`constraint.sdc`:
```
create_clock -name core_clock -period 19.9 [get_ports {i_clk}]
set_input_delay 3.9800 -clock core_clock [delete_from_list [all_inputs] [get_ports {i_clk}]]
set_output_delay 3.9800 -clock core_clock [all_outputs]
set_load 0.01 [all_outputs]
```
`run.sh`:
```
#!/bin/bash
# the make line also repeats each setting of config.mk as NAME=value (left out here)
make -C /OpenROAD-flow-scripts/flow DESIGN_CONFIG=/design/flow/config.mk WORK_HOME=/design/flow/orfs CLKGATE_MAP_FILE= finish
```
`config.mk`:
```
export PLATFORM = sky130hd
export DESIGN_NAME = LED_flow
export DESIGN_NICKNAME = LED_flow
export VERILOG_FILES = /design/flow/design.v
export SDC_FILE = /design/flow/constraint.sdc
export NUM_CORES = 4
export LEC_CHECK = 0
export ABC_AREA = 1
export CAP_MARGIN = 20
export CORE_MARGIN = 2
export CORE_UTILIZATION = 72
export CTS_CLUSTER_DIAMETER = 359
export PLACE_DENSITY = 0.6
export SLEW_MARGIN = 20
```
`design.v`:
```
`timescale 1ns / 1ps
module LED_flow(
  input      i_clk,                     
  input      i_rst_n,                   
  input      pause,                     
  output reg [6:0] keyboard_val,        
  output reg [7:0] keyboard             
 );
reg [1:0] cnt2;                         
reg [3:0] flag;                         
reg [23:0] flag_time;                   
reg key_clk_sec;                        
reg key_clk_sec_d;
reg [1:0] cnt;                          
reg key_clk_d;
wire key_clk  = cnt[1];                 
wire sec_tick = key_clk_sec & ~key_clk_sec_d;
wire scan_tick = key_clk & ~key_clk_d;
always @ (posedge i_clk)
   begin
     if (i_rst_n) begin
         cnt <= 2'd0;
         cnt2 <= 2'd0;
         key_clk_sec <= 1'b0;
         key_clk_sec_d <= 1'b0;
         key_clk_d <= 1'b0;
     end else begin
         cnt <= cnt + 1'b1;
         cnt2 <= (cnt2 + 1'b1) % 2'd3;
         if(cnt2 < 2'd1)
             key_clk_sec <= 1'b1;
         else
             key_clk_sec <= 1'b0;
         key_clk_sec_d <= key_clk_sec;
         key_clk_d <= key_clk;
     end
   end
always @ (posedge i_clk)
  begin
    if (i_rst_n)
        flag_time <= 24'b0;
    else if(sec_tick && !pause)
        flag_time <= (flag_time + 1'b1) % 24'd8640000;
  end
always @ (posedge i_clk)
  if (i_rst_n) begin
    flag <= 4'd0;
    keyboard <= 8'b1111_1111;
    keyboard_val <= 7'b1111111;
  end else if (scan_tick)
  begin
    flag <= (flag + 1'b1) % 4'd8;
    case(flag)
       4'h0:begin
                keyboard <= 8'b0111_1111;    
                case((flag_time / 19'd360000) / 4'd10)
                4'd0:keyboard_val <= 7'b0000001;
                4'd1:keyboard_val <= 7'b1001111;
                4'd2:keyboard_val <= 7'b0010010;
                4'd3:keyboard_val <= 7'b0000110;
                4'd4:keyboard_val <= 7'b1001100;
                4'd5:keyboard_val <= 7'b0100100;
                4'd6:keyboard_val <= 7'b0100000;
                4'd7:keyboard_val <= 7'b0001111;
                4'd8:keyboard_val <= 7'b0000000;
                4'd9:keyboard_val <= 7'b0001100;
                endcase
            end
       4'h1:begin
                keyboard <= 8'b1011_1111;    
                case((flag_time / 19'd360000) % 4'd10)
                4'd0:keyboard_val <= 7'b0000001;
                4'd1:keyboard_val <= 7'b1001111;
                4'd2:keyboard_val <= 7'b0010010;
                4'd3:keyboard_val <= 7'b0000110;
                4'd4:keyboard_val <= 7'b1001100;
                4'd5:keyboard_val <= 7'b0100100;
                4'd6:keyboard_val <= 7'b0100000;
                4'd7:keyboard_val <= 7'b0001111;
                4'd8:keyboard_val <= 7'b0000000;
                4'd9:keyboard_val <= 7'b0001100;
                endcase
            end
       4'h2:begin
                keyboard <= 8'b1101_1111;    
                case(((flag_time / 13'd6000) % 6'd60) / 4'd10)
                4'd0:keyboard_val <= 7'b0000001;
                4'd1:keyboard_val <= 7'b1001111;
                4'd2:keyboard_val <= 7'b0010010;
                4'd3:keyboard_val <= 7'b0000110;
                4'd4:keyboard_val <= 7'b1001100;
                4'd5:keyboard_val <= 7'b0100100;
                4'd6:keyboard_val <= 7'b0100000;
                4'd7:keyboard_val <= 7'b0001111;
                4'd8:keyboard_val <= 7'b0000000;
                4'd9:keyboard_val <= 7'b0001100;
                endcase
            end
       4'h3:begin
                keyboard <= 8'b1110_1111;    
                case(((flag_time / 13'd6000) % 6'd60) % 4'd10)
                4'd0:keyboard_val <= 7'b0000001;
                4'd1:keyboard_val <= 7'b1001111;
                4'd2:keyboard_val <= 7'b0010010;
                4'd3:keyboard_val <= 7'b0000110;
                4'd4:keyboard_val <= 7'b1001100;
                4'd5:keyboard_val <= 7'b0100100;
                4'd6:keyboard_val <= 7'b0100000;
                4'd7:keyboard_val <= 7'b0001111;
                4'd8:keyboard_val <= 7'b0000000;
                4'd9:keyboard_val <= 7'b0001100;
                endcase
            end
       4'h4:begin
                keyboard <= 8'b1111_0111;    
                case(((flag_time / 7'd100) % 6'd60) / 4'd10)
                4'd0:keyboard_val <= 7'b0000001;
                4'd1:keyboard_val <= 7'b1001111;
                4'd2:keyboard_val <= 7'b0010010;
                4'd3:keyboard_val <= 7'b0000110;
                4'd4:keyboard_val <= 7'b1001100;
                4'd5:keyboard_val <= 7'b0100100;
                4'd6:keyboard_val <= 7'b0100000;
                4'd7:keyboard_val <= 7'b0001111;
                4'd8:keyboard_val <= 7'b0000000;
                4'd9:keyboard_val <= 7'b0001100;
                endcase
            end
       4'h5:begin
                keyboard <= 8'b1111_1011;    
                case(((flag_time / 7'd100) % 6'd60) % 4'd10)
                4'd0:keyboard_val <= 7'b0000001;
                4'd1:keyboard_val <= 7'b1001111;
                4'd2:keyboard_val <= 7'b0010010;
                4'd3:keyboard_val <= 7'b0000110;
                4'd4:keyboard_val <= 7'b1001100;
                4'd5:keyboard_val <= 7'b0100100;
                4'd6:keyboard_val <= 7'b0100000;
                4'd7:keyboard_val <= 7'b0001111;
                4'd8:keyboard_val <= 7'b0000000;
                4'd9:keyboard_val <= 7'b0001100;
                endcase
            end
       4'h6:begin
                keyboard <= 8'b1111_1101;    
                case((flag_time % 7'd100)/4'd10)
                4'd0:keyboard_val <= 7'b0000001;
                4'd1:keyboard_val <= 7'b1001111;
                4'd2:keyboard_val <= 7'b0010010;
                4'd3:keyboard_val <= 7'b0000110;
                4'd4:keyboard_val <= 7'b1001100;
                4'd5:keyboard_val <= 7'b0100100;
                4'd6:keyboard_val <= 7'b0100000;
                4'd7:keyboard_val <= 7'b0001111;
                4'd8:keyboard_val <= 7'b0000000;
                4'd9:keyboard_val <= 7'b0001100;
                endcase
            end
       4'h7:begin
                keyboard <= 8'b1111_1110;    
                case(flag_time % 4'd10)
                4'd0:keyboard_val <= 7'b0000001;
                4'd1:keyboard_val <= 7'b1001111;
                4'd2:keyboard_val <= 7'b0010010;
                4'd3:keyboard_val <= 7'b0000110;
                4'd4:keyboard_val <= 7'b1001100;
                4'd5:keyboard_val <= 7'b0100100;
                4'd6:keyboard_val <= 7'b0100000;
                4'd7:keyboard_val <= 7'b0001111;
                4'd8:keyboard_val <= 7'b0000000;
                4'd9:keyboard_val <= 7'b0001100;
                endcase
            end
    endcase
  end
endmodule
```
==> qor.txt, run 1 <==
Synth async-reset ratio - 0%
Die ar. - 36520 um^2
Area leader share - 17.34%
main flop type - dfxtp_1
Post-Syn Area - 25200 um^2
mux share - 0.07944%
Adder Share, Synth - 1.192%
number of port buffers - 17
Ports - 18
die height - 191.1 um
Synth Seq Share - 3.813%
Mapped Cells - 4516
aoi/oai-family share of the synthesized area - 9.314%
most common library cells after synthesis - 1164 x nand2_1, 623 x inv_1, 424 x nor2_1
Placer Congestion - 1.002
leading area contributor after synthesis - nand2_1
Core ar. - 34540 um^2
synthesis area per yosys - 25200 um^2
syn nets - 4543
tally of yosys warning messages - 1
Halt Stage - detailed placement
status - stopped before the end
Avg Inst Size Synth - 5.581 um^2
Yosys reg bits - 48
Die Width - 191.1 um
Area contributors post-synth - nand2_1 17%, inv_1 9.3%, nand2_2 8.4%, nand3_1 7.5%, nor2_1 6.3%
Unique cell types - 94
XOR-XNOR Cells, Area Fraction - 6.330%
number of enable flip-flop cells - 0
Error Message - [ERROR DPL-0033] detailed placement checks failed during check placement.
Post-Synth Simple-Gate Area - 63.66%
FP Util - 72.96%
most common cell in the netlist - nand2_1
Main logic family - simple AND/OR/NAND/NOR gates
row cnt - 68
yosys cell count - 4516
-- stage by stage --
stage	cell area, um^2	hold slack, ps
3_3_place_gp	34110	408.3
2_1_floorplan	25830	396.6
==> run 2, diff against run 1 <==
- ABC_AREA: 1 -> default
- CORE_UTILIZATION: 72 -> 10
- CTS_CLUSTER_DIAMETER: 359 -> default
- clock period: 19.9 -> 36.1 ns (I/O delays scaled with it)
==> run 2 against run 1 <==
The run now finishes clean; synthesized cell count is 15% lower; die size rose to 7.0 times the previous value; area after synthesis down 0.62%.
==> qor.txt, run 2 <==
drt total wl - 82.15 mm
Setup Skew - 8.549 ps
relative max-transition margin - 30.30%
post-route ant nets - 0
end of the worst hold path - cnt2[1]$_SDFF_PP0_
DRT iter0 DRCs - 3136
CP Max Fanout - 57
Critical Path AT - 26920 ps
CP Launch Point - flag_time[22]$_SDFFE_PP0P_
Synth Seq Share - 3.837% (was 3.813%)
hold-critical path depth - 1
drt pass-1 iters - 6
number of enable flip-flop cells - 0 (unchanged)
H-Tree Depth - 2
worst reg2reg startpoint - flag_time[22]$_SDFFE_PP0P_
pin count of the biggest net entering global routing - 66
Core ar. - 248900 um^2 (was 34540 um^2)
die height - 504.5 um (was 191.1 um)
crit end category - flop
leading area contributor after synthesis - xnor2_1 (was nand2_1)
OpenROAD warning count - 39
Ports - 18 (unchanged)
via count - 29360
CP Launch Type - flop
Unique cell types - 152 (was 94)
Main logic family - AND-OR/OR-AND gates (was simple AND/OR/NAND/NOR gates)
Post-Syn Area - 25050 um^2 (was 25200 um^2)
WS Path Type - flop to flop
Adder Share, Synth - 2.443% (was 1.192%)
Area leader share - 7.868% (was 17.34%)
Tmin final - 26670 ps
worst hold path type - flop to flop
final tally of max-slew violations - 0
Hold Startpoint - cnt2[1]$_SDFF_PP0_
yosys cell count - 3840 (was 4516)
clock-pin slew on the worst setup and hold paths - 70 ps
ant diodes - 0
aoi/oai-family share of the synthesized area - 40.27% (was 9.314%)
status - finished clean (was stopped before the end)
Max Fclk - 0.03749 GHz
Setup TNS - 0 ps
most common cell in the netlist - nor2_1 (was nand2_1)
cts hold-fix bufs - 0
Die ar. - 254500 um^2 (was 36520 um^2)
nets@finish - 3716
Area contributors post-synth - xnor2_1 7.9%, nor2_1 6.1%, nand2_1 5.8%, a21oi_1 5.6%, o21ai_0 4.5% (was nand2_1 17%, inv_1 9.3%, nand2_2 8.4%, nand3_1 7.5%, nor2_1 6.3%)
clock latency (worst-skew pair) - 320 ps
vias in the first global route - 26200
P&R area growth vs syn - 15.67%
XOR-XNOR Cells, Area Fraction - 10.61% (was 6.330%)
GRT Total Usage - 6.062%
Worst R2R End - keyboard_val[6]$_SDFFE_PP1P_
row cnt - 183 (was 68)
Mapped Cells - 3840 (was 4516)
Placer Congestion - 0.9020 (was 1.002)
mux share - 4.076% (was 0.07944%)
Avg Inst Size Synth - 6.523 um^2 (was 5.581 um^2)
CTS sink count - 48
Final setup viols - 0
setup bufs post-CTS - 0
Synth async-reset ratio - 0% (unchanged)
grt total ovfl - 0
CP delay by family, top - AND-OR/OR-AND gates
actual slew at the worst max-slew pin - 1016 ps
FP Util - 10.06% (was 72.96%)
RSZ-0062 raised after global routing - no
Final Hold Viols - 0
CTS max path bufs - 2
most common library cells after synthesis - 404 x nor2_1, 389 x nand2_1, 278 x a21oi_1 (was 1164 x nand2_1, 623 x inv_1, 424 x nor2_1)
reg2reg setup slack - 9430 ps
Min Hold Slack - 422.9 ps
initial antenna violation count - 0
cts repair resizes - 0
worst setup path end - keyboard_val[6]$_SDFFE_PP1P_
post-detailed-route wirelength per cell - 11.70 um
TritonCTS clock tree - built
CP max stage delay - 920 ps
synthesis area per yosys - 25050 um^2 (was 25200 um^2)
slowest CP cell - mux2i_1
syn nets - 3867 (was 4543)
Yosys reg bits - 48 (unchanged)
Post-Synth Simple-Gate Area - 32.91% (was 63.66%)
DRC - 0
Clock Tree Root - clkbuf_16
drt via density - 4.182
tally of yosys warning messages - 1 (unchanged)
Die Width - 504.5 um (was 191.1 um)
Max-Cap Viols - 0
Crit path buffers/inverters - 2
first-pass GRT wire length - 135.7 mm
main flop type - dfxtp_1 (unchanged)
required time of the critical path - 36340 ps
depth of the worst register-to-register path - 67
CTS buffer count - 5
Critical Path Stages - 67
DP HPWL - 62.64 mm
number of port buffers - 17 (unchanged)
period utilization - 73.88%
[run 2: routing by layer]
metal	global-route usage [%]	vias up	wire (um)
met4	1.310	0	1185
met3	0.6098	97	5354
met2	9.724	1095	36840
met5	0	-	0
li1	-	14370	-
met1	8.662	13800	38770
[run 2: cell type report]
| cell class | count | area [um^2] |
|---|---|---|
| timing repair buffer | 72 | 578.1 |
| clock buffer | 5 | 125.1 |
| fill | 28990 | 219900 |
| inverter | 116 | 435.4 |
| multi-input combinational | 3446 | 22630 |
| tap | 3330 | 4167 |
| clock inverter | 3 | 68.82 |
| sequential | 48 | 965.9 |
[run 2: through the flow]
stage	setup WS, ps	cell area (um^2)	util (%)	cells
finish	9428	28970	11.64	7020
global route	7062	28970	11.64	7020
CTS	9366	28950	11.63	7018
detailed placement	9446	28760	11.55	7010
global placement	10100	28750	11.55	7009
floorplan	16220	25050	-	3840
==> run 3, diff against run 2 <==
- ABC_AREA: default -> 1
- CORE_UTILIZATION: 10 -> 70
- CTS_CLUSTER_DIAMETER: default -> 351
- CTS_CLUSTER_SIZE: default -> 31
- SETUP_SLACK_MARGIN: default -> 3.23
- clock period: 36.1 -> 11.6 ns (I/O delays scaled with it)
==> run 3 against run 2 <==
The flow now stops in detailed placement; area after synthesis rose by 0.62%; synthesized cell count rose by 18%; die size fell by 85%.
==> qor.txt, run 3 <==
leading area contributor after synthesis - nand2_1 (was xnor2_1)
aoi/oai-family share of the synthesized area - 9.314% (was 40.27%)
Area leader share - 17.34% (was 7.868%)
Avg Inst Size Synth - 5.581 um^2 (was 6.523 um^2)
Area contributors post-synth - nand2_1 17%, inv_1 9.3%, nand2_2 8.4%, nand3_1 7.5%, nor2_1 6.3% (was xnor2_1 7.9%, nor2_1 6.1%, nand2_1 5.8%, a21oi_1 5.6%, o21ai_0 4.5%)
die height - 193.7 um (was 504.5 um)
main flop type - dfxtp_1 (unchanged)
Die Width - 193.7 um (was 504.5 um)
yosys cell count - 4516 (was 3840)
Main logic family - simple AND/OR/NAND/NOR gates (was AND-OR/OR-AND gates)
syn nets - 4543 (was 3867)
number of port buffers - 17 (unchanged)
Core ar. - 35480 um^2 (was 248900 um^2)
synthesis area per yosys - 25200 um^2 (was 25050 um^2)
Post-Synth Simple-Gate Area - 63.66% (was 32.91%)
most common library cells after synthesis - 1164 x nand2_1, 623 x inv_1, 424 x nor2_1 (was 404 x nor2_1, 389 x nand2_1, 278 x a21oi_1)
Ports - 18 (unchanged)
status - stopped before the end (was finished clean)
XOR-XNOR Cells, Area Fraction - 6.330% (was 10.61%)
row cnt - 69 (was 183)
Placer Congestion - 1.015 (was 0.9020)
number of enable flip-flop cells - 0 (unchanged)
Halt Stage - detailed placement
Adder Share, Synth - 1.192% (was 2.443%)
Yosys reg bits - 48 (unchanged)
Die ar. - 37540 um^2 (was 254500 um^2)
Mapped Cells - 4516 (was 3840)
most common cell in the netlist - nand2_1 (was nor2_1)
Unique cell types - 94 (was 152)
tally of yosys warning messages - 1 (unchanged)
Post-Syn Area - 25200 um^2 (was 25050 um^2)
Synth Seq Share - 3.813% (was 3.837%)
Synth async-reset ratio - 0% (unchanged)
FP Util - 71.03% (was 10.06%)
mux share - 0.07944% (was 4.076%)
Error Message - [ERROR DPL-0038] Utilization greater than 100%, impossible to legalize
==> run 4, diff against run 3 <==
- ABC_AREA: 1 -> 0
- CAP_MARGIN: 20 -> 15
- CELL_PAD_IN_SITES_DETAIL_PLACEMENT: default -> 1
- CORE_MARGIN: 2 -> 3
- CORE_UTILIZATION: 70 -> 36
- CTS_CLUSTER_DIAMETER: 351 -> 153
- CTS_CLUSTER_SIZE: 31 -> 89
- GPL_ROUTABILITY_DRIVEN: default -> 0
- GPL_TIMING_DRIVEN: default -> 0
- MAX_ROUTING_LAYER: default -> met5
- MIN_ROUTING_LAYER: default -> met2
- PLACE_DENSITY: 0.6 -> default
- SETUP_SLACK_MARGIN: 3.23 -> 5.0
- SLEW_MARGIN: 20 -> 15
- TNS_END_PERCENT: default -> 60
- clock period: 11.6 -> 19.8 ns (I/O delays scaled with it)
==> run 4 against run 3 <==
Synthesized cell count shrank 15%; area after synthesis shrank 0.62%; die size grew 94%; the flow stops in global routing.
==> qor.txt, run 4 <==
Post-Syn Area - 25050 um^2 (was 25200 um^2)
Error Message - [ERROR GRT-0232] Routing congestion too high. Check the congestion heatmap in the GUI. (was [ERROR DPL-0038] Utilization greater than 100%, impossible to legalize)
cell total after placement - 4788
Die Width - 269.8 um (was 193.7 um)
Main logic family - AND-OR/OR-AND gates (was simple AND/OR/NAND/NOR gates)
die height - 269.8 um (was 193.7 um)
CTS buffer count - 5
synthesis area per yosys - 25050 um^2 (was 25200 um^2)
DP HPWL - 77.55 mm
Adder Share, Synth - 2.443% (was 1.192%)
Core ar. - 68710 um^2 (was 35480 um^2)
most common cell in the netlist - nor2_1 (was nand2_1)
Unique cell types - 152 (was 94)
tally of yosys warning messages - 1 (unchanged)
Clock Tree Root - clkbuf_16
most common library cells after synthesis - 404 x nor2_1, 389 x nand2_1, 278 x a21oi_1 (was 1164 x nand2_1, 623 x inv_1, 424 x nor2_1)
Synth Seq Share - 3.837% (was 3.813%)
grt total ovfl - 311
Yosys reg bits - 48 (unchanged)
number of enable flip-flop cells - 0 (unchanged)
Die ar. - 72780 um^2 (was 37540 um^2)
status - stopped before the end (unchanged)
number of port buffers - 16 (was 17)
Area contributors post-synth - xnor2_1 7.9%, nor2_1 6.1%, nand2_1 5.8%, a21oi_1 5.6%, o21ai_0 4.5% (was nand2_1 17%, inv_1 9.3%, nand2_2 8.4%, nand3_1 7.5%, nor2_1 6.3%)
Synth async-reset ratio - 0% (unchanged)
Mapped Cells - 3840 (was 4516)
Halt Stage - global routing (was detailed placement)
FP Util - 36.45% (was 71.03%)
GRT Total Usage - 71.68%
XOR-XNOR Cells, Area Fraction - 10.61% (was 6.330%)
main flop type - dfxtp_1 (unchanged)
Post-Synth Simple-Gate Area - 32.91% (was 63.66%)
H-Tree Depth - 2
syn nets - 3867 (was 4543)
CTS max path bufs - 2
row cnt - 96 (was 69)
Ports - 18 (unchanged)
mux share - 4.076% (was 0.07944%)
Area leader share - 7.868% (was 17.34%)
Avg Inst Size Synth - 6.523 um^2 (was 5.581 um^2)
aoi/oai-family share of the synthesized area - 40.27% (was 9.314%)
CTS sink count - 48
cts hold-fix bufs - 0
leading area contributor after synthesis - xnor2_1 (was nand2_1)
yosys cell count - 3840 (was 4516)
==> run 4: routing by layer <==
metal,GRT usage [%],overflow
met3,77.09,144
met5,49.08,32
met1,-,-
met4,61.98,77
met2,74.48,58
==> run 4: through the flow <==
stage	util (%)	worst slack, ps	TNS [ps]	area, um^2
CTS	48.57	415.0	0	33370
detailed placement	40.27	-3252	-22150	27670
global placement	40.24	-2893	-19720	27640
floorplan	-	1396	0	26320
==> run 4: timing repair <==
action	4_1_cts
pin swaps	242
gates cloned	3
endpoints found under the setup margin	7
setup buffers	307
resized	604
==> run 5, diff against run 4 <==
- ABC_AREA: 0 -> default
- CAP_MARGIN: 15 -> 20
- CELL_PAD_IN_SITES_DETAIL_PLACEMENT: 1 -> default
- CORE_MARGIN: 3 -> 2
- CORE_UTILIZATION: 36 -> 71
- CTS_CLUSTER_DIAMETER: 153 -> 351
- CTS_CLUSTER_SIZE: 89 -> 33
- GPL_ROUTABILITY_DRIVEN: 0 -> default
- GPL_TIMING_DRIVEN: 0 -> default
- MAX_ROUTING_LAYER: met5 -> default
- MIN_ROUTING_LAYER: met2 -> default
- PLACE_DENSITY_LB_ADDON: default -> 0.0
- SETUP_SLACK_MARGIN: 5.0 -> default
- SLEW_MARGIN: 15 -> 20
- TNS_END_PERCENT: 60 -> 5
==> run 5 against run 4 <==
The run again fails in global routing; die size fell by 49%; synthesized cell count unchanged; area after synthesis stayed put.
==> qor.txt, run 5 <==
status - stopped before the end (unchanged)
Halt Stage - global routing (unchanged)
Error Message - [ERROR GRT-0232] Routing congestion too high. Check the congestion heatmap in the GUI. (unchanged)
yosys cell count - 3840 (unchanged)
FP Util - 72.33% (was 36.45%)
Mapped Cells - 3840 (unchanged)
Placer Congestion - 1.105
Unique cell types - 152 (unchanged)
Synth Seq Share - 3.837% (unchanged)
Adder Share, Synth - 2.443% (unchanged)
DP HPWL - 65.63 mm (was 77.55 mm)
mux share - 4.076% (unchanged)
Post-Place Setup Slack - -1217 ps (was -3252 ps)
XOR-XNOR Cells, Area Fraction - 10.61% (unchanged)
placed standard-cell area - 27250 um^2 (was 27670 um^2)
grt total ovfl - 436
Ports - 18 (unchanged)
Yosys reg bits - 48 (unchanged)
Post-Synth Simple-Gate Area - 32.91% (unchanged)
syn nets - 3867 (unchanged)
Avg Inst Size Synth - 6.523 um^2 (unchanged)
most common cell in the netlist - nor2_1 (unchanged)
most common library cells after synthesis - 404 x nor2_1, 389 x nand2_1, 278 x a21oi_1 (unchanged)
CTS max path bufs - 2 (unchanged)
CTS sink count - 48 (unchanged)
Core ar. - 34630 um^2 (was 68710 um^2)
tally of yosys warning messages - 1 (unchanged)
synthesis area per yosys - 25050 um^2 (unchanged)
Area contributors post-synth - xnor2_1 7.9%, nor2_1 6.1%, nand2_1 5.8%, a21oi_1 5.6%, o21ai_0 4.5% (unchanged)
Main logic family - AND-OR/OR-AND gates (unchanged)
Synth async-reset ratio - 0% (unchanged)
Clock Tree Root - clkbuf_16 (unchanged)
CTS buffer count - 5 (unchanged)
die height - 191.8 um (was 269.8 um)
GRT Total Usage - 84.80%
H-Tree Depth - 2 (unchanged)
Post-Syn Area - 25050 um^2 (unchanged)
main flop type - dfxtp_1 (unchanged)
aoi/oai-family share of the synthesized area - 40.27% (unchanged)
Die ar. - 36790 um^2 (was 72780 um^2)
leading area contributor after synthesis - xnor2_1 (unchanged)
number of enable flip-flop cells - 0 (unchanged)
Area leader share - 7.868% (unchanged)
row cnt - 68 (was 96)
cts hold-fix bufs - 0 (unchanged)
Die Width - 191.8 um (was 269.8 um)
number of port buffers - 17 (was 16)
## run 5: per-layer routing
metal / GRT overflow / global-route usage [%]
met4: 160 / 89.67
met2: 257 / 99.86
met5: 2 / 40.38
met3: 13 / 72.85
met1: 4 / 81.79
## run 5: metrics by stage
stage                     utilization [%]  TNS, ps  std cells  hold slack [ps]
after global placement              78.68    -2468       4404            407.4
after floorplan                         -        0       3840            399.4
after CTS                           81.14        0       4429            437.3
after detailed placement            78.70    -7891       4405            418.1
## run 5: repair_timing
action / 4_1_cts
endpoints found under the setup margin: 7
buffers inserted: 14
gates resized: 101
pin swaps: 15
cloned: 2
==> run 6, diff against run 5 <==
- ABC_AREA: default -> 1
- CORE_UTILIZATION: 71 -> 72
- CTS_CLUSTER_DIAMETER: 351 -> default
- CTS_CLUSTER_SIZE: 33 -> 100
- PLACE_DENSITY: default -> 0.6
- PLACE_DENSITY_LB_ADDON: 0.0 -> default
- TNS_END_PERCENT: 5 -> default
- clock period: 19.8 -> 29.3 ns (I/O delays scaled with it)
==> run 6 against run 5 <==
The run again fails in global routing; area after synthesis increased by 0.62%; synthesized cell count increased by 18%; die size decreased by 0.76%.
==> qor.txt, run 6 <==
Unique cell types - 94 (was 152)
most common cell in the netlist - nand2_1 (was nor2_1)
CTS max path bufs - 2 (unchanged)
Area leader share - 17.34% (was 7.868%)
Adder Share, Synth - 1.192% (was 2.443%)
Core ar. - 34540 um^2 (was 34630 um^2)
Area contributors post-synth - nand2_1 17%, inv_1 9.3%, nand2_2 8.4%, nand3_1 7.5%, nor2_1 6.3% (was xnor2_1 7.9%, nor2_1 6.1%, nand2_1 5.8%, a21oi_1 5.6%, o21ai_0 4.5%)
Avg Inst Size Synth - 5.581 um^2 (was 6.523 um^2)
Placer Congestion - 1.004 (was 1.105)
row cnt - 68 (unchanged)
Post-Synth Simple-Gate Area - 63.66% (was 32.91%)
number of enable flip-flop cells - 0 (unchanged)
most common library cells after synthesis - 1164 x nand2_1, 623 x inv_1, 424 x nor2_1 (was 404 x nor2_1, 389 x nand2_1, 278 x a21oi_1)
DP HPWL - 57.44 mm (was 65.63 mm)
FP Util - 72.96% (was 72.33%)
tally of yosys warning messages - 1 (unchanged)
Clock Tree Root - clkbuf_16 (unchanged)
yosys cell count - 4516 (was 3840)
Synth async-reset ratio - 0% (unchanged)
Die Width - 191.1 um (was 191.8 um)
main flop type - dfxtp_1 (unchanged)
die height - 191.1 um (was 191.8 um)
status - stopped before the end (unchanged)
CTS buffer count - 5 (unchanged)
Die ar. - 36520 um^2 (was 36790 um^2)
cts hold-fix bufs - 0 (unchanged)
XOR-XNOR Cells, Area Fraction - 6.330% (was 10.61%)
aoi/oai-family share of the synthesized area - 9.314% (was 40.27%)
Error Message - [ERROR DPL-0038] Utilization greater than 100%, impossible to legalize (was [ERROR GRT-0232] Routing congestion too high. Check the congestion heatmap in the GUI.)
Yosys reg bits - 48 (unchanged)
Main logic family - simple AND/OR/NAND/NOR gates (was AND-OR/OR-AND gates)
synthesis area per yosys - 25200 um^2 (was 25050 um^2)
H-Tree Depth - 2 (unchanged)
number of port buffers - 17 (unchanged)
Synth Seq Share - 3.813% (was 3.837%)
leading area contributor after synthesis - nand2_1 (was xnor2_1)
syn nets - 4543 (was 3867)
Ports - 18 (unchanged)
mux share - 0.07944% (was 4.076%)
Post-Syn Area - 25200 um^2 (was 25050 um^2)
placed standard-cell area - 28620 um^2 (was 27250 um^2)
cell total after placement - 5379 (was 4405)
Halt Stage - global routing (unchanged)
CTS sink count - 48 (unchanged)
Mapped Cells - 4516 (was 3840)
-- run 6: repair_timing --
action | 4_1_cts
pin swaps | 203
endpoints found under the setup margin | 7
setup buffers | 165
gates cloned | 28
resized | 294
-- run 6: stage by stage --
stage	hold WS (ps)	setup slack (ps)
4_1_cts	431.2	-36.75
3_5_place_dp	421.1	-1403
3_3_place_gp	406.4	-491.0
2_1_floorplan	396.6	1388
==> run 7, diff against run 6 <==
- ABC_AREA: 1 -> default
- CTS_CLUSTER_SIZE: 100 -> 38
- HOLD_SLACK_MARGIN: default -> -0.07
- PLACE_DENSITY: 0.6 -> default
- PLACE_DENSITY_LB_ADDON: default -> 0.27
- SETUP_SLACK_MARGIN: default -> 0.44
- TNS_END_PERCENT: default -> 5
- clock period: 29.3 -> 19.7 ns (I/O delays scaled with it)
==> run 7 against run 6 <==
The flow again stops in global routing; area after synthesis is 0.62% lower; synthesized cell count down 15%; die size shrank 0.61%.
==> qor.txt, run 7 <==
Placer Congestion - 1.069 (was 1.004)
Mapped Cells - 3840 (was 4516)
Avg Inst Size Synth - 6.523 um^2 (was 5.581 um^2)
Area contributors post-synth - xnor2_1 7.9%, nor2_1 6.1%, nand2_1 5.8%, a21oi_1 5.6%, o21ai_0 4.5% (was nand2_1 17%, inv_1 9.3%, nand2_2 8.4%, nand3_1 7.5%, nor2_1 6.3%)
CTS buffer count - 5 (unchanged)
placed standard-cell area - 27290 um^2 (was 28620 um^2)
Error Message - [ERROR GRT-0232] Routing congestion too high. Check the congestion heatmap in the GUI. (was [ERROR DPL-0038] Utilization greater than 100%, impossible to legalize)
number of enable flip-flop cells - 0 (unchanged)
Synth async-reset ratio - 0% (unchanged)
GRT Total Usage - 110.3%
CTS max path bufs - 2 (unchanged)
FP Util - 72.87% (was 72.96%)
Area leader share - 7.868% (was 17.34%)
synthesis area per yosys - 25050 um^2 (was 25200 um^2)
Clock Tree Root - clkbuf_16 (unchanged)
Unique cell types - 152 (was 94)
number of port buffers - 17 (unchanged)
row cnt - 68 (unchanged)
Yosys reg bits - 48 (unchanged)
Die Width - 190.5 um (was 191.1 um)
Halt Stage - global routing (unchanged)
Ports - 18 (unchanged)
tally of yosys warning messages - 1 (unchanged)
Core ar. - 34370 um^2 (was 34540 um^2)
leading area contributor after synthesis - xnor2_1 (was nand2_1)
syn nets - 3867 (was 4543)
main flop type - dfxtp_1 (unchanged)
mux share - 4.076% (was 0.07944%)
Die ar. - 36290 um^2 (was 36520 um^2)
XOR-XNOR Cells, Area Fraction - 10.61% (was 6.330%)
DP HPWL - 67.05 mm (was 57.44 mm)
H-Tree Depth - 2 (unchanged)
Post-Syn Area - 25050 um^2 (was 25200 um^2)
Synth Seq Share - 3.837% (was 3.813%)
grt total ovfl - 4512
Post-Synth Simple-Gate Area - 32.91% (was 63.66%)
die height - 190.5 um (was 191.1 um)
Main logic family - AND-OR/OR-AND gates (was simple AND/OR/NAND/NOR gates)
CTS sink count - 48 (unchanged)
aoi/oai-family share of the synthesized area - 40.27% (was 9.314%)
yosys cell count - 3840 (was 4516)
status - stopped before the end (unchanged)
most common library cells after synthesis - 404 x nor2_1, 389 x nand2_1, 278 x a21oi_1 (was 1164 x nand2_1, 623 x inv_1, 424 x nor2_1)
cell total after placement - 4374 (was 5379)
most common cell in the netlist - nor2_1 (was nand2_1)
Adder Share, Synth - 2.443% (was 1.192%)
-- run 7: repair_timing --
| item | CTS |
|---|---|
| pin swaps | 84 |
| endpoints found under the setup margin | 7 |
| hold buffers | 0 |
| setup buffers | 83 |
| gates resized | 272 |
| endpoints found under the hold margin | 0 |
| gates cloned | 4 |
-- run 7: metrics by stage --
step	worst slack, ps	util [%]
after CTS	445.3	86.08
after global placement	-267.2	79.39
after detailed placement	-1321	79.39
after floorplan	444.1	-
-- run 7: per-layer routing --
layer  overflow  GRT usage, %
met1        102         94.72
met2       3412         147.2
met3        119         84.95
met4        866         123.4
met5         13         68.13
==> run 8, diff against run 7 <==
- ABC_AREA: default -> 1
- CORE_UTILIZATION: 72 -> 68
- CTS_CLUSTER_SIZE: 38 -> 15
- HOLD_SLACK_MARGIN: -0.07 -> default
- PLACE_DENSITY: default -> 0.6
- PLACE_DENSITY_LB_ADDON: 0.27 -> default
- SETUP_SLACK_MARGIN: 0.44 -> default
- clock period: 19.7 -> 19.4 ns (I/O delays scaled with it)
==> run 8 against run 7 <==
The flow again stops in global routing; die size increased by 6.4%; synthesized cell count increased by 18%; area after synthesis increased by 0.62%.
==> qor.txt, run 8 <==
mux share - 0.07944% (was 4.076%)
Post-Syn Area - 25200 um^2 (was 25050 um^2)
status - stopped before the end (unchanged)
placed standard-cell area - 33560 um^2 (was 27290 um^2)
FP Util - 69.00% (was 72.87%)
Main logic family - simple AND/OR/NAND/NOR gates (was AND-OR/OR-AND gates)
most common library cells after synthesis - 1164 x nand2_1, 623 x inv_1, 424 x nor2_1 (was 404 x nor2_1, 389 x nand2_1, 278 x a21oi_1)
XOR-XNOR Cells, Area Fraction - 6.330% (was 10.61%)
Core ar. - 36520 um^2 (was 34370 um^2)
cts hold-fix bufs - 0 (unchanged)
Adder Share, Synth - 1.192% (was 2.443%)
Clock Tree Root - clkbuf_16 (unchanged)
number of port buffers - 17 (unchanged)
Avg Inst Size Synth - 5.581 um^2 (was 6.523 um^2)
Synth Seq Share - 3.813% (was 3.837%)
leading area contributor after synthesis - nand2_1 (was xnor2_1)
CTS sink count - 48 (unchanged)
most common cell in the netlist - nand2_1 (was nor2_1)
Yosys reg bits - 48 (unchanged)
row cnt - 70 (was 68)
Synth async-reset ratio - 0% (unchanged)
die height - 196.5 um (was 190.5 um)
Post-Place Setup Slack - -11970 ps (was -1321 ps)
Die Width - 196.5 um (was 190.5 um)
Unique cell types - 94 (was 152)
yosys cell count - 4516 (was 3840)
Ports - 18 (unchanged)
Die ar. - 38620 um^2 (was 36290 um^2)
GRT Total Usage - 86.33%
Post-Synth Simple-Gate Area - 63.66% (was 32.91%)
synthesis area per yosys - 25200 um^2 (was 25050 um^2)
Area contributors post-synth - nand2_1 17%, inv_1 9.3%, nand2_2 8.4%, nand3_1 7.5%, nor2_1 6.3% (was xnor2_1 7.9%, nor2_1 6.1%, nand2_1 5.8%, a21oi_1 5.6%, o21ai_0 4.5%)
number of enable flip-flop cells - 0 (unchanged)
main flop type - dfxtp_1 (unchanged)
Area leader share - 17.34% (was 7.868%)
grt total ovfl - 345
Mapped Cells - 4516 (was 3840)
aoi/oai-family share of the synthesized area - 9.314% (was 40.27%)
syn nets - 4543 (was 3867)
CTS max path bufs - 2 (unchanged)
Error Message - [ERROR GRT-0116] Global routing finished with congestion. Check the congestion regions in the DRC Viewer. (was [ERROR GRT-0232] Routing congestion too high. Check the congestion heatmap in the GUI.)
DP HPWL - 75.34 mm (was 67.05 mm)
tally of yosys warning messages - 1 (unchanged)
Placer Congestion - 0.9859 (was 1.069)
cell total after placement - 6016 (was 4374)
Halt Stage - global routing (unchanged)
H-Tree Depth - 2 (unchanged)
CTS buffer count - 5 (unchanged)
run 8: timing repair:
action,4_1_cts
resized,119
setup endpoints to repair,7
endpoints found under the hold margin,0
pin swaps,74
setup buffers,47
cloned,17
run 8: per-layer routing:
metal	GRT usage [%]	GRT overflow
met3	76.64	23
met1	82.70	8
met2	99.72	187
met5	46.36	3
met4	92.12	124
==> run 9, diff against run 8 <==
- CORE_UTILIZATION: 68 -> 72
- CTS_CLUSTER_DIAMETER: default -> 254
- CTS_CLUSTER_SIZE: 15 -> default
- PLACE_DENSITY: 0.6 -> 0.35
- SETUP_SLACK_MARGIN: default -> 2.05
- TNS_END_PERCENT: 5 -> default
- clock period: 19.4 -> 16.4 ns (I/O delays scaled with it)
==> run 9 against run 8 <==
The run fails in detailed placement; area after synthesis stayed put; die size is 5.4% lower; synthesized cell count stayed put.
==> qor.txt, run 9 <==
Core ar. - 34540 um^2 (was 36520 um^2)
number of enable flip-flop cells - 0 (unchanged)
Area contributors post-synth - nand2_1 17%, inv_1 9.3%, nand2_2 8.4%, nand3_1 7.5%, nor2_1 6.3% (unchanged)
syn nets - 4543 (unchanged)
Error Message - [ERROR DPL-0033] detailed placement checks failed during check placement. (was [ERROR GRT-0116] Global routing finished with congestion. Check the congestion regions in the DRC Viewer.)
number of port buffers - 17 (unchanged)
synthesis area per yosys - 25200 um^2 (unchanged)
Adder Share, Synth - 1.192% (unchanged)
Die ar. - 36520 um^2 (was 38620 um^2)
row cnt - 68 (was 70)
main flop type - dfxtp_1 (unchanged)
yosys cell count - 4516 (unchanged)
Unique cell types - 94 (unchanged)
Synth Seq Share - 3.813% (unchanged)
Avg Inst Size Synth - 5.581 um^2 (unchanged)
Placer Congestion - 1.004 (was 0.9859)
most common cell in the netlist - nand2_1 (unchanged)
Ports - 18 (unchanged)
Main logic family - simple AND/OR/NAND/NOR gates (unchanged)
most common library cells after synthesis - 1164 x nand2_1, 623 x inv_1, 424 x nor2_1 (unchanged)
Area leader share - 17.34% (unchanged)
status - stopped before the end (unchanged)
FP Util - 72.96% (was 69.00%)
aoi/oai-family share of the synthesized area - 9.314% (unchanged)
Post-Synth Simple-Gate Area - 63.66% (unchanged)
leading area contributor after synthesis - nand2_1 (unchanged)
mux share - 0.07944% (unchanged)
die height - 191.1 um (was 196.5 um)
Die Width - 191.1 um (was 196.5 um)
Yosys reg bits - 48 (unchanged)
Mapped Cells - 4516 (unchanged)
Synth async-reset ratio - 0% (unchanged)
tally of yosys warning messages - 1 (unchanged)
XOR-XNOR Cells, Area Fraction - 6.330% (unchanged)
Post-Syn Area - 25200 um^2 (unchanged)
Halt Stage - detailed placement (was global routing)
-- run 9: per-stage QoR --
stage	instances	hold WS (ps)
after floorplan	4516	396.6
after global placement	6012	408.2
==> run 10, diff against run 9 <==
- ABC_AREA: 1 -> default
- CAP_MARGIN: 20 -> 10
- CELL_PAD_IN_SITES_DETAIL_PLACEMENT: default -> 1
- CORE_MARGIN: 2 -> 10
- CORE_UTILIZATION: 72 -> 58
- CTS_CLUSTER_DIAMETER: 254 -> 100
- GPL_ROUTABILITY_DRIVEN: default -> 0
- GPL_TIMING_DRIVEN: default -> 0
- MAX_ROUTING_LAYER: default -> met5
- MIN_ROUTING_LAYER: default -> met1
- PLACE_DENSITY: 0.35 -> default
- PLACE_DENSITY_LB_ADDON: default -> 0.13
- SETUP_SLACK_MARGIN: 2.05 -> 5.0
- SLEW_MARGIN: 20 -> 15
- clock period: 16.4 -> 33.3 ns (I/O delays scaled with it)
==> run 10 against run 9 <==
The run fails in global routing; synthesized cell count down 15%; area after synthesis down 0.62%; die size up 42%.
==> qor.txt, run 10 <==
Clock Tree Root - clkbuf_16
die height - 227.8 um (was 191.1 um)
Die ar. - 51900 um^2 (was 36520 um^2)
Avg Inst Size Synth - 6.523 um^2 (was 5.581 um^2)
cts hold-fix bufs - 0
mux share - 4.076% (was 0.07944%)
Area leader share - 7.868% (was 17.34%)
Synth async-reset ratio - 0% (unchanged)
Core ar. - 42890 um^2 (was 34540 um^2)
CTS buffer count - 5
main flop type - dfxtp_1 (unchanged)
GRT Total Usage - 78.55%
setup bufs post-CTS - 0
cts repair resizes - 0
Yosys reg bits - 48 (unchanged)
Post-Syn Area - 25050 um^2 (was 25200 um^2)
grt total ovfl - 523
Adder Share, Synth - 2.443% (was 1.192%)
H-Tree Depth - 2
yosys cell count - 3840 (was 4516)
tally of yosys warning messages - 1 (unchanged)
CTS max path bufs - 2
Synth Seq Share - 3.837% (was 3.813%)
number of port buffers - 16 (was 17)
syn nets - 3867 (was 4543)
Halt Stage - global routing (was detailed placement)
aoi/oai-family share of the synthesized area - 40.27% (was 9.314%)
synthesis area per yosys - 25050 um^2 (was 25200 um^2)
Post-Synth Simple-Gate Area - 32.91% (was 63.66%)
Mapped Cells - 3840 (was 4516)
Unique cell types - 152 (was 94)
row cnt - 76 (was 68)
Ports - 18 (unchanged)
Area contributors post-synth - xnor2_1 7.9%, nor2_1 6.1%, nand2_1 5.8%, a21oi_1 5.6%, o21ai_0 4.5% (was nand2_1 17%, inv_1 9.3%, nand2_2 8.4%, nand3_1 7.5%, nor2_1 6.3%)
Die Width - 227.8 um (was 191.1 um)
Main logic family - AND-OR/OR-AND gates (was simple AND/OR/NAND/NOR gates)
most common library cells after synthesis - 404 x nor2_1, 389 x nand2_1, 278 x a21oi_1 (was 1164 x nand2_1, 623 x inv_1, 424 x nor2_1)
CTS sink count - 48
leading area contributor after synthesis - xnor2_1 (was nand2_1)
FP Util - 58.40% (was 72.96%)
Error Message - [ERROR GRT-0232] Routing congestion too high. Check the congestion heatmap in the GUI. (was [ERROR DPL-0033] detailed placement checks failed during check placement.)
number of enable flip-flop cells - 0 (unchanged)
DP HPWL - 92.65 mm
most common cell in the netlist - nor2_1 (was nand2_1)
XOR-XNOR Cells, Area Fraction - 10.61% (was 6.330%)
status - stopped before the end (unchanged)
## run 10: metal layers
metal | global-route usage [%] | GRT overflow
met1 | 75.46 | 8
met2 | 91.72 | 318
met4 | 84.38 | 192
met5 | 39.79 | 2
met3 | 67.85 | 3
## run 10: through the flow
| stage | util [%] | instances | setup slack [ps] | instance area (um^2) |
|---|---|---|---|---|
| floorplan | - | 3840 | 13420 | 25050 |
| detailed placement | 60.55 | 4442 | 7079 | 25970 |
| CTS | 60.90 | 4450 | 6507 | 26120 |
| global placement | 60.48 | 4441 | 9179 | 25940 |
==> run 11, diff against run 10 <==
- ABC_AREA: default -> 1
- CAP_MARGIN: 10 -> 5
- CELL_PAD_IN_SITES_DETAIL_PLACEMENT: 1 -> 2
- CELL_PAD_IN_SITES_GLOBAL_PLACEMENT: default -> 2
- CORE_MARGIN: 10 -> 9
- CORE_UTILIZATION: 58 -> 42
- CTS_CLUSTER_DIAMETER: 100 -> 61
- CTS_CLUSTER_SIZE: default -> 10
- GPL_ROUTABILITY_DRIVEN: 0 -> default
- GPL_TIMING_DRIVEN: 0 -> default
- MAX_ROUTING_LAYER: met5 -> met4
- MIN_ROUTING_LAYER: met1 -> met2
- PLACE_DENSITY_LB_ADDON: 0.13 -> default
- SLEW_MARGIN: 15 -> 20
- TNS_END_PERCENT: default -> 95
- clock period: 33.3 -> 30.9 ns (I/O delays scaled with it)
==> run 11 against run 10 <==
The flow stops in detailed placement; die size grew 33%; synthesized cell count is 18% higher; area after synthesis increased by 0.62%.
==> qor.txt, run 11 <==
Area leader share - 17.34% (was 7.868%)
Adder Share, Synth - 1.192% (was 2.443%)
Post-Synth Simple-Gate Area - 63.66% (was 32.91%)
Yosys reg bits - 48 (unchanged)
die height - 263.0 um (was 227.8 um)
leading area contributor after synthesis - nand2_1 (was xnor2_1)
Die Width - 263.0 um (was 227.8 um)
yosys cell count - 4516 (was 3840)
Ports - 18 (unchanged)
synthesis area per yosys - 25200 um^2 (was 25050 um^2)
status - stopped before the end (unchanged)
Core ar. - 59240 um^2 (was 42890 um^2)
row cnt - 89 (was 76)
main flop type - dfxtp_1 (unchanged)
Unique cell types - 94 (was 152)
Synth Seq Share - 3.813% (was 3.837%)
tally of yosys warning messages - 1 (unchanged)
Die ar. - 69150 um^2 (was 51900 um^2)
mux share - 0.07944% (was 4.076%)
aoi/oai-family share of the synthesized area - 9.314% (was 40.27%)
Main logic family - simple AND/OR/NAND/NOR gates (was AND-OR/OR-AND gates)
number of enable flip-flop cells - 0 (unchanged)
XOR-XNOR Cells, Area Fraction - 6.330% (was 10.61%)
Avg Inst Size Synth - 5.581 um^2 (was 6.523 um^2)
Placer Congestion - 1.010
number of port buffers - 17 (was 16)
Mapped Cells - 4516 (was 3840)
Synth async-reset ratio - 0% (unchanged)
Error Message - [ERROR DPL-0033] detailed placement checks failed during check placement. (was [ERROR GRT-0232] Routing congestion too high. Check the congestion heatmap in the GUI.)
syn nets - 4543 (was 3867)
Area contributors post-synth - nand2_1 17%, inv_1 9.3%, nand2_2 8.4%, nand3_1 7.5%, nor2_1 6.3% (was xnor2_1 7.9%, nor2_1 6.1%, nand2_1 5.8%, a21oi_1 5.6%, o21ai_0 4.5%)
FP Util - 42.54% (was 58.40%)
most common cell in the netlist - nand2_1 (was nor2_1)
Halt Stage - detailed placement (was global routing)
most common library cells after synthesis - 1164 x nand2_1, 623 x inv_1, 424 x nor2_1 (was 404 x nor2_1, 389 x nand2_1, 278 x a21oi_1)
Post-Syn Area - 25200 um^2 (was 25050 um^2)
-- run 11: metrics by stage --
step / setup WS (ps) / hold WS (ps) / instance area (um^2) / std cells
after global placement: -363.1 / 408.4 / 31820 / 5985
after floorplan: 3594 / 396.6 / 25830 / 4516
==> run 12, diff against run 11 <==
- CAP_MARGIN: 5 -> 20
- CELL_PAD_IN_SITES_DETAIL_PLACEMENT: 2 -> default
- CELL_PAD_IN_SITES_GLOBAL_PLACEMENT: 2 -> default
- CORE_ASPECT_RATIO: default -> 0.71
- CORE_MARGIN: 9 -> 2
- CORE_UTILIZATION: 42 -> 72
- CTS_CLUSTER_DIAMETER: 61 -> default
- CTS_CLUSTER_SIZE: 10 -> default
- MAX_ROUTING_LAYER: met4 -> default
- MIN_ROUTING_LAYER: met2 -> default
- PLACE_DENSITY_LB_ADDON: default -> 0.0
- SETUP_SLACK_MARGIN: 5.0 -> 2.05
- TNS_END_PERCENT: 95 -> default
- clock period: 30.9 -> 11.8 ns (I/O delays scaled with it)
==> run 12 against run 11 <==
The run again fails in detailed placement; die size down 47%; synthesized cell count unchanged; area after synthesis unchanged.
==> qor.txt, run 12 <==
aoi/oai-family share of the synthesized area - 9.314% (unchanged)
main flop type - dfxtp_1 (unchanged)
Unique cell types - 94 (unchanged)
Main logic family - simple AND/OR/NAND/NOR gates (unchanged)
synthesis area per yosys - 25200 um^2 (unchanged)
Post-Synth Simple-Gate Area - 63.66% (unchanged)
leading area contributor after synthesis - nand2_1 (unchanged)
Core ar. - 34380 um^2 (was 59240 um^2)
Post-Syn Area - 25200 um^2 (unchanged)
Error Message - [ERROR DPL-0038] Utilization greater than 100%, impossible to legalize (was [ERROR DPL-0033] detailed placement checks failed during check placement.)
Halt Stage - detailed placement (unchanged)
most common cell in the netlist - nand2_1 (unchanged)
Synth async-reset ratio - 0% (unchanged)
Adder Share, Synth - 1.192% (unchanged)
mux share - 0.07944% (unchanged)
Mapped Cells - 4516 (unchanged)
Synth Seq Share - 3.813% (unchanged)
row cnt - 57 (was 89)
syn nets - 4543 (unchanged)
Avg Inst Size Synth - 5.581 um^2 (unchanged)
Ports - 18 (unchanged)
tally of yosys warning messages - 1 (unchanged)
Area contributors post-synth - nand2_1 17%, inv_1 9.3%, nand2_2 8.4%, nand3_1 7.5%, nor2_1 6.3% (unchanged)
yosys cell count - 4516 (unchanged)
most common library cells after synthesis - 1164 x nand2_1, 623 x inv_1, 424 x nor2_1 (unchanged)
die height - 161.6 um (was 263.0 um)
Die Width - 226.0 um (was 263.0 um)
number of port buffers - 17 (unchanged)
XOR-XNOR Cells, Area Fraction - 6.330% (unchanged)
FP Util - 73.31% (was 42.54%)
Die ar. - 36540 um^2 (was 69150 um^2)
number of enable flip-flop cells - 0 (unchanged)
Area leader share - 17.34% (unchanged)
status - stopped before the end (unchanged)
Yosys reg bits - 48 (unchanged)
Placer Congestion - 1.067 (was 1.010)
-- run 12: stage by stage --
| step | area (um^2) | setup TNS [ps] | hold slack [ps] | worst slack (ps) |
|---|---|---|---|---|
| after floorplan | 25830 | -108190 | 396.6 | -15500 |
| after global placement | 35610 | -118050 | 407.2 | -16910 |
==> run 13, diff against run 12 <==
- ABC_AREA: 1 -> 0
- CORE_ASPECT_RATIO: 0.71 -> default
- CORE_UTILIZATION: 72 -> 58
- HOLD_SLACK_MARGIN: default -> 0.29
- PLACE_DENSITY_LB_ADDON: 0.0 -> default
- SETUP_SLACK_MARGIN: 2.05 -> -1.54
- SLEW_MARGIN: 20 -> 40
- clock period: 11.8 -> 17.5 ns (I/O delays scaled with it)
==> run 13 against run 12 <==
Area after synthesis shrank 0.62%; now fails the layout checks on setup timing; die size grew 23%; synthesized cell count shrank 15%.
==> qor.txt, run 13 <==
worst setup path end - keyboard_val[5]$_SDFFE_PP1P_
row cnt - 76 (was 57)
first-pass GRT wire length - 168.2 mm
met3 routed WL - 11.16 mm
aoi/oai-family share of the synthesized area - 40.27% (was 9.314%)
tally of yosys warning messages - 1 (unchanged)
drt via density - 6.998
PnR worst setup slack - -3332 ps
Min Hold Slack - 437.8 ps
hold-critical path depth - 1
initial antenna violation count - 4
CP Max Fanout - 13
Clock Tree Root - clkbuf_16
CTS max path bufs - 2
OpenROAD warning count - 43
Critical Path AT - 21070 ps
period utilization - 119.0%
P&R area growth vs syn - 45.43%
final-layout fill cell count - 2548
number of enable flip-flop cells - 0 (unchanged)
number of port buffers - 17 (unchanged)
Area leader share - 7.868% (was 17.34%)
Synth async-reset ratio - 0% (unchanged)
main flop type - dfxtp_1 (unchanged)
reg2reg setup slack - -3330 ps
CP delay by family, top - AND-OR/OR-AND gates
relative max-transition margin - 4.649%
worst reg2reg startpoint - flag_time[21]$_SDFFE_PP0P_
Tmin final - 20830 ps
H-Tree Depth - 2
post-route ant nets - 0
CTS buffer count - 5
WS Path Type - flop to flop
CP Launch Point - flag_time[21]$_SDFFE_PP0P_
Max Fclk - 0.04800 GHz
via count - 38090
synthesis area per yosys - 25050 um^2 (was 25200 um^2)
DP HPWL - 80.11 mm
Critical Path Stages - 83
Final Hold Viols - 0
DRT iter0 DRCs - 5560
Unique cell types - 152 (was 94)
Failed Checks - setup timing
slowest CP cell - a211oi_2
Die Width - 211.8 um (was 226.0 um)
Post-Synth Simple-Gate Area - 32.91% (was 63.66%)
leading area contributor after synthesis - xnor2_1 (was nand2_1)
CP max stage delay - 850 ps
clock-pin slew on the worst setup and hold paths - 70 ps
mux share - 4.076% (was 0.07944%)
Comb area - 24680 um^2
DRC - 0
Hold Startpoint - cnt2[1]$_SDFF_PP0_
pin count of the biggest net entering global routing - 42
CP Launch Type - flop
Placer Congestion - 1.030 (was 1.067)
crit-path most repeated cell - buf_4
Crit path buffers/inverters - 18
syn nets - 3867 (was 4543)
Mapped Cells - 3840 (was 4516)
most common cell in the netlist - nor2_1 (was nand2_1)
Avg Inst Size Synth - 6.523 um^2 (was 5.581 um^2)
Post-Place Setup Slack - -2627 ps
Post-Syn Area - 25050 um^2 (was 25200 um^2)
cts hold-fix bufs - 0
clock latency (worst-skew pair) - 320 ps
required time of the critical path - 17740 ps
Main logic family - AND-OR/OR-AND gates (was simple AND/OR/NAND/NOR gates)
Adder Share, Synth - 2.443% (was 1.192%)
Setup Skew - 3.871 ps
Ports - 18 (unchanged)
drt total wl - 114.4 mm
yosys cell count - 3840 (was 4516)
wl on met1 - 41.42 mm
TritonCTS clock tree - built
Yosys reg bits - 48 (unchanged)
placed standard-cell area - 33970 um^2
met2 WL - 53.04 mm
Setup TNS - -22870 ps
status - complete, but fails checks (was stopped before the end)
nets@finish - 4880
CTS sink count - 48
Die ar. - 44860 um^2 (was 36540 um^2)
XOR-XNOR Cells, Area Fraction - 10.61% (was 6.330%)
Final setup viols - 7
actual slew at the worst max-slew pin - 1415 ps
grt total ovfl - 0
most common library cells after synthesis - 404 x nor2_1, 389 x nand2_1, 278 x a21oi_1 (was 1164 x nand2_1, 623 x inv_1, 424 x nor2_1)
top sig layer - met5
die height - 211.8 um (was 161.6 um)
drt pass-1 iters - 11
Max-Cap Viols - 0
post-detailed-route wirelength per cell - 21.02 um
Synth Seq Share - 3.837% (was 3.813%)
worst hold path type - flop to flop
FP Util - 58.40% (was 73.31%)
final tally of max-slew violations - 0
depth of the worst register-to-register path - 83
register area - 977.2 um^2
Core ar. - 42890 um^2 (was 34380 um^2)
Worst R2R End - keyboard_val[5]$_SDFFE_PP1P_
RSZ-0062 raised after global routing - yes
GRT Total Usage - 44.31%
vias in the first global route - 35330
end of the worst hold path - cnt2[1]$_SDFF_PP0_
crit end category - flop
Area contributors post-synth - xnor2_1 7.9%, nor2_1 6.1%, nand2_1 5.8%, a21oi_1 5.6%, o21ai_0 4.5% (was nand2_1 17%, inv_1 9.3%, nand2_2 8.4%, nand3_1 7.5%, nor2_1 6.3%)
design area - 36420 um^2
run 13: per-layer routing:
metal  vias to the layer above  track usage, %
met3                       963           5.845
met5                         -               0
met2                      2962           77.43
met1                     17490           51.44
li1                      16670               -
met4                         2           26.78
run 13: final cells by class:
cell class,count,share of cell area (%)
Antenna cell,4,0.02748
Sequential cell,48,2.683
Tap cell,585,2.009
Clock buffer,6,0.3813
Clock inverter,2,0.03779
Multi-Input combinational cell,3447,67.76
Timing Repair Buffer,1235,25.91
Inverter,116,1.195
run 13: repair_timing:
item                       in CTS  in global routing
gates cloned                    1                  1
setup endpoints to repair       7                  7
setup buffers                  28                 66
pin swaps                      36                 68
resized                       116                192
run 13: through the flow:
step	util (%)	instances
global placement	79.17	5346
global route	84.92	5440
CTS	81.43	5378
finish	84.93	5443
floorplan	-	3840
detailed placement	79.21	5347
==> run 14, diff against run 13 <==
- ABC_AREA: 0 -> default
- CORE_UTILIZATION: 58 -> 63
- HOLD_SLACK_MARGIN: 0.29 -> default
- SETUP_SLACK_MARGIN: -1.54 -> 4.94
- SLEW_MARGIN: 40 -> 20
- clock period: 17.5 -> 18.5 ns (I/O delays scaled with it)
==> run 14 against run 13 <==
Synthesized cell count unchanged; die size decreased by 7.8%; the flow now stops in global routing; area after synthesis is the same.
==> qor.txt, run 14 <==
leading area contributor after synthesis - xnor2_1 (unchanged)
CTS sink count - 48 (unchanged)
Post-Place Setup Slack - -1216 ps (was -2627 ps)
Die Width - 203.4 um (was 211.8 um)
FP Util - 63.48% (was 58.40%)
status - stopped before the end (was complete, but fails checks)
Post-Synth Simple-Gate Area - 32.91% (unchanged)
XOR-XNOR Cells, Area Fraction - 10.61% (unchanged)
synthesis area per yosys - 25050 um^2 (unchanged)
Error Message - [ERROR GRT-0116] Global routing finished with congestion. Check the congestion regions in the DRC Viewer.
Synth Seq Share - 3.837% (unchanged)
mux share - 4.076% (unchanged)
die height - 203.4 um (was 211.8 um)
Ports - 18 (unchanged)
Area leader share - 7.868% (unchanged)
Post-Syn Area - 25050 um^2 (unchanged)
most common cell in the netlist - nor2_1 (unchanged)
Synth async-reset ratio - 0% (unchanged)
Yosys reg bits - 48 (unchanged)
syn nets - 3867 (unchanged)
Die ar. - 41370 um^2 (was 44860 um^2)
Area contributors post-synth - xnor2_1 7.9%, nor2_1 6.1%, nand2_1 5.8%, a21oi_1 5.6%, o21ai_0 4.5% (unchanged)
grt total ovfl - 3
GRT Total Usage - 68.41%
Core ar. - 39460 um^2 (was 42890 um^2)
CTS buffer count - 5 (unchanged)
cts hold-fix bufs - 0 (unchanged)
main flop type - dfxtp_1 (unchanged)
aoi/oai-family share of the synthesized area - 40.27% (unchanged)
number of port buffers - 17 (unchanged)
tally of yosys warning messages - 1 (unchanged)
DP HPWL - 76.81 mm (was 80.11 mm)
yosys cell count - 3840 (unchanged)
number of enable flip-flop cells - 0 (unchanged)
Adder Share, Synth - 2.443% (unchanged)
Main logic family - AND-OR/OR-AND gates (unchanged)
Halt Stage - global routing
most common library cells after synthesis - 404 x nor2_1, 389 x nand2_1, 278 x a21oi_1 (unchanged)
CTS max path bufs - 2 (unchanged)
Avg Inst Size Synth - 6.523 um^2 (unchanged)
Clock Tree Root - clkbuf_16 (unchanged)
Mapped Cells - 3840 (unchanged)
H-Tree Depth - 2 (unchanged)
Placer Congestion - 1.054 (was 1.030)
Unique cell types - 152 (unchanged)
row cnt - 73 (was 76)
==> run 14: metrics by stage <==
| stage | std cells | instance area, um^2 |
|---|---|---|
| 3_5_place_dp | 5110 | 33290 |
| 4_1_cts | 5253 | 36090 |
| 3_3_place_gp | 5110 | 33290 |
| 2_1_floorplan | 3840 | 26320 |
==> run 14: what timing repair did <==
action / 4_1_cts
setup buffers: 133
pin swaps: 127
gates cloned: 2
endpoints found under the setup margin: 7
gates resized: 315
==> run 14: layer usage <==
layer  GRT overflow  global-route usage [%]
met5              0                   9.643
met4              1                   68.74
met3              0                   43.78
met2              2                   93.50
met1              0                   68.05
==> run 15, diff against run 14 <==
- ABC_AREA: default -> 0
- CORE_UTILIZATION: 63 -> 72
- CTS_CLUSTER_DIAMETER: default -> 29
- HOLD_SLACK_MARGIN: default -> -0.09
- PLACE_DENSITY: default -> 0.35
- SETUP_SLACK_MARGIN: 4.94 -> 2.05
- TNS_END_PERCENT: default -> 40
- clock period: 18.5 -> 11.7 ns (I/O delays scaled with it)
==> run 15 against run 14 <==
The run fails in detailed placement; area after synthesis unchanged; die size down 12%; synthesized cell count unchanged.
==> qor.txt, run 15 <==
status - stopped before the end (unchanged)
Halt Stage - detailed placement (was global routing)
Error Message - [ERROR DPL-0038] Utilization greater than 100%, impossible to legalize (was [ERROR GRT-0116] Global routing finished with congestion. Check the congestion regions in the DRC Viewer.)
tally of yosys warning messages - 1 (unchanged)
number of port buffers - 17 (unchanged)
mux share - 4.076% (unchanged)
die height - 190.5 um (was 203.4 um)
number of enable flip-flop cells - 0 (unchanged)
Area leader share - 7.868% (unchanged)
Post-Syn Area - 25050 um^2 (unchanged)
Die Width - 190.5 um (was 203.4 um)
yosys cell count - 3840 (unchanged)
aoi/oai-family share of the synthesized area - 40.27% (unchanged)
Die ar. - 36290 um^2 (was 41370 um^2)
synthesis area per yosys - 25050 um^2 (unchanged)
Yosys reg bits - 48 (unchanged)
FP Util - 72.87% (was 63.48%)
Adder Share, Synth - 2.443% (unchanged)
syn nets - 3867 (unchanged)
row cnt - 68 (was 73)
Mapped Cells - 3840 (unchanged)
Post-Synth Simple-Gate Area - 32.91% (unchanged)
Ports - 18 (unchanged)
XOR-XNOR Cells, Area Fraction - 10.61% (unchanged)
most common cell in the netlist - nor2_1 (unchanged)
Unique cell types - 152 (unchanged)
main flop type - dfxtp_1 (unchanged)
Placer Congestion - 1.129 (was 1.054)
Area contributors post-synth - xnor2_1 7.9%, nor2_1 6.1%, nand2_1 5.8%, a21oi_1 5.6%, o21ai_0 4.5% (unchanged)
Synth Seq Share - 3.837% (unchanged)
Main logic family - AND-OR/OR-AND gates (unchanged)
most common library cells after synthesis - 404 x nor2_1, 389 x nand2_1, 278 x a21oi_1 (unchanged)
Avg Inst Size Synth - 6.523 um^2 (unchanged)
Core ar. - 34370 um^2 (was 39460 um^2)
leading area contributor after synthesis - xnor2_1 (unchanged)
Synth async-reset ratio - 0% (unchanged)
## run 15: per-stage QoR
stage | area (um^2) | worst slack [ps]
floorplan | 26300 | -6705
global placement | 36380 | -6892
==> run 16, diff against run 15 <==
- ABC_AREA: 0 -> 1
- CORE_ASPECT_RATIO: default -> 1.11
- CORE_UTILIZATION: 72 -> 54
- CTS_CLUSTER_DIAMETER: 29 -> default
- CTS_CLUSTER_SIZE: default -> 12
- GPL_ROUTABILITY_DRIVEN: default -> 0
- HOLD_SLACK_MARGIN: -0.09 -> default
- MIN_ROUTING_LAYER: default -> met1
- PLACE_DENSITY: 0.35 -> 0.46
- SETUP_SLACK_MARGIN: 2.05 -> 2.71
- TNS_END_PERCENT: 40 -> default
- clock period: 11.7 -> 18.0 ns (I/O delays scaled with it)
==> run 16 against run 15 <==
Now fails the layout checks on setup timing; synthesized cell count is 18% higher; area after synthesis up 0.62%; die size increased by 33%.
==> qor.txt, run 16 <==
depth of the worst register-to-register path - 277
Main logic family - simple AND/OR/NAND/NOR gates (was AND-OR/OR-AND gates)
register area - 963.4 um^2
relative max-transition margin - 36.17%
Hold Startpoint - cnt2[0]$_SDFF_PP0_
design area - 39340 um^2
crit-path most repeated cell - nand2_2
placed standard-cell area - 34280 um^2
Worst R2R End - keyboard_val[2]$_SDFFE_PP1P_
FP Util - 54.53% (was 72.87%)
worst setup path end - keyboard_val[2]$_SDFFE_PP1P_
aoi/oai-family share of the synthesized area - 9.314% (was 40.27%)
Final Hold Viols - 0
CP delay by family, top - simple AND/OR/NAND/NOR gates
XOR-XNOR Cells, Area Fraction - 6.330% (was 10.61%)
GRT Total Usage - 33.17%
via count - 34950
DRT iter0 DRCs - 2520
met3 usage - 1.883%
ant diodes - 0
Area contributors post-synth - nand2_1 17%, inv_1 9.3%, nand2_2 8.4%, nand3_1 7.5%, nor2_1 6.3% (was xnor2_1 7.9%, nor2_1 6.1%, nand2_1 5.8%, a21oi_1 5.6%, o21ai_0 4.5%)
final tally of max-slew violations - 0
Failed Checks - setup timing
Post-Synth Simple-Gate Area - 63.66% (was 32.91%)
required time of the critical path - 18200 ps
Ports - 18 (unchanged)
worst reg2reg startpoint - flag_time[20]$_SDFFE_PP0P_
Core ar. - 46210 um^2 (was 34370 um^2)
first-pass GRT wire length - 138.6 mm
met2 Usage GRT - 64.70%
Critical Path AT - 31200 ps
WS Path Type - flop to flop
CP Max Fanout - 8
OpenROAD warning count - 44
Synth Seq Share - 3.813% (was 3.837%)
Max Fclk - 0.03226 GHz
number of port buffers - 17 (unchanged)
tally of yosys warning messages - 1 (unchanged)
P&R area growth vs syn - 56.12%
Area leader share - 17.34% (was 7.868%)
CTS sink count - 48
CP max stage delay - 340 ps
Crit path buffers/inverters - 39
mux share - 0.07944% (was 4.076%)
drt total wl - 96.29 mm
period utilization - 172.2%
end of the worst hold path - cnt2[0]$_SDFF_PP0_
row cnt - 83 (was 68)
Die Width - 209.1 um (was 190.5 um)
gr busiest metal - met2
CTS max path bufs - 2
number of enable flip-flop cells - 0 (unchanged)
clock latency (worst-skew pair) - 320 ps
Synth async-reset ratio - 0% (unchanged)
H-Tree Depth - 2
reg2reg setup slack - -13000 ps
drt via density - 5.442
Critical Path Stages - 277
yosys cell count - 4516 (was 3840)
hold-critical path depth - 1
Yosys reg bits - 48 (unchanged)
PnR worst setup slack - -13000 ps
status - complete, but fails checks (was stopped before the end)
clock-pin slew on the worst setup and hold paths - 70 ps
Avg Inst Size Synth - 5.581 um^2 (was 6.523 um^2)
Comb area - 23580 um^2
actual slew at the worst max-slew pin - 947.4 ps
Final setup viols - 7
Mapped Cells - 4516 (was 3840)
syn nets - 4543 (was 3867)
met1 Track Usage GR - 36.51%
nets@finish - 5854
post-route ant nets - 0
grt total ovfl - 0
drt pass-1 iters - 7
DP HPWL - 64.29 mm
Post-Syn Area - 25200 um^2 (was 25050 um^2)
Die ar. - 48420 um^2 (was 36290 um^2)
DRC - 0
slowest CP cell - dfxtp_2
main flop type - dfxtp_1 (unchanged)
RSZ-0062 raised after global routing - yes
synthesis area per yosys - 25200 um^2 (was 25050 um^2)
Setup Skew - 17.33 ps
final-layout fill cell count - 2978
CP Launch Point - flag_time[20]$_SDFFE_PP0P_
CTS buffer count - 5
cts hold-fix bufs - 0
crit end category - flop
## run 16: layer usage
metal	share of wire, %	vias to the layer above
met3	4.4	517
met4	6.8	0
li1	-	17050
met5	0	-
met1	38	16070
met2	51	1320
## run 16: through the flow
step,cells,utilization (%),setup TNS (ps),setup WS (ps),hold slack (ps)
final,6423,85.14,-90850,-13000,433.1
after global routing,6423,85.14,-107120,-15340,452.8
after CTS,6294,79.01,-76650,-10970,434.6
after detailed placement,6158,74.18,-83470,-11940,422.9
after global placement,6158,74.18,-79600,-11390,404.9
after floorplan,4516,-,-64790,-9299,396.6
## run 16: area by class of cell
| class | instances | area share, % |
|---|---|---|
| multi-input cells | 3638 | 59.94 |
| repair buffers | 1359 | 27.53 |
| inverters | 775 | 7.750 |
| flip-flops and latches | 48 | 2.449 |
| well taps | 595 | 1.892 |
| clock buffers | 5 | 0.3180 |
| clock inverters | 3 | 0.1208 |
## run 16: timing repair
action,CTS,global route
buffers inserted,105,124
setup endpoints to repair,7,7
pin swaps,137,306
gates cloned,23,5
resized,220,478
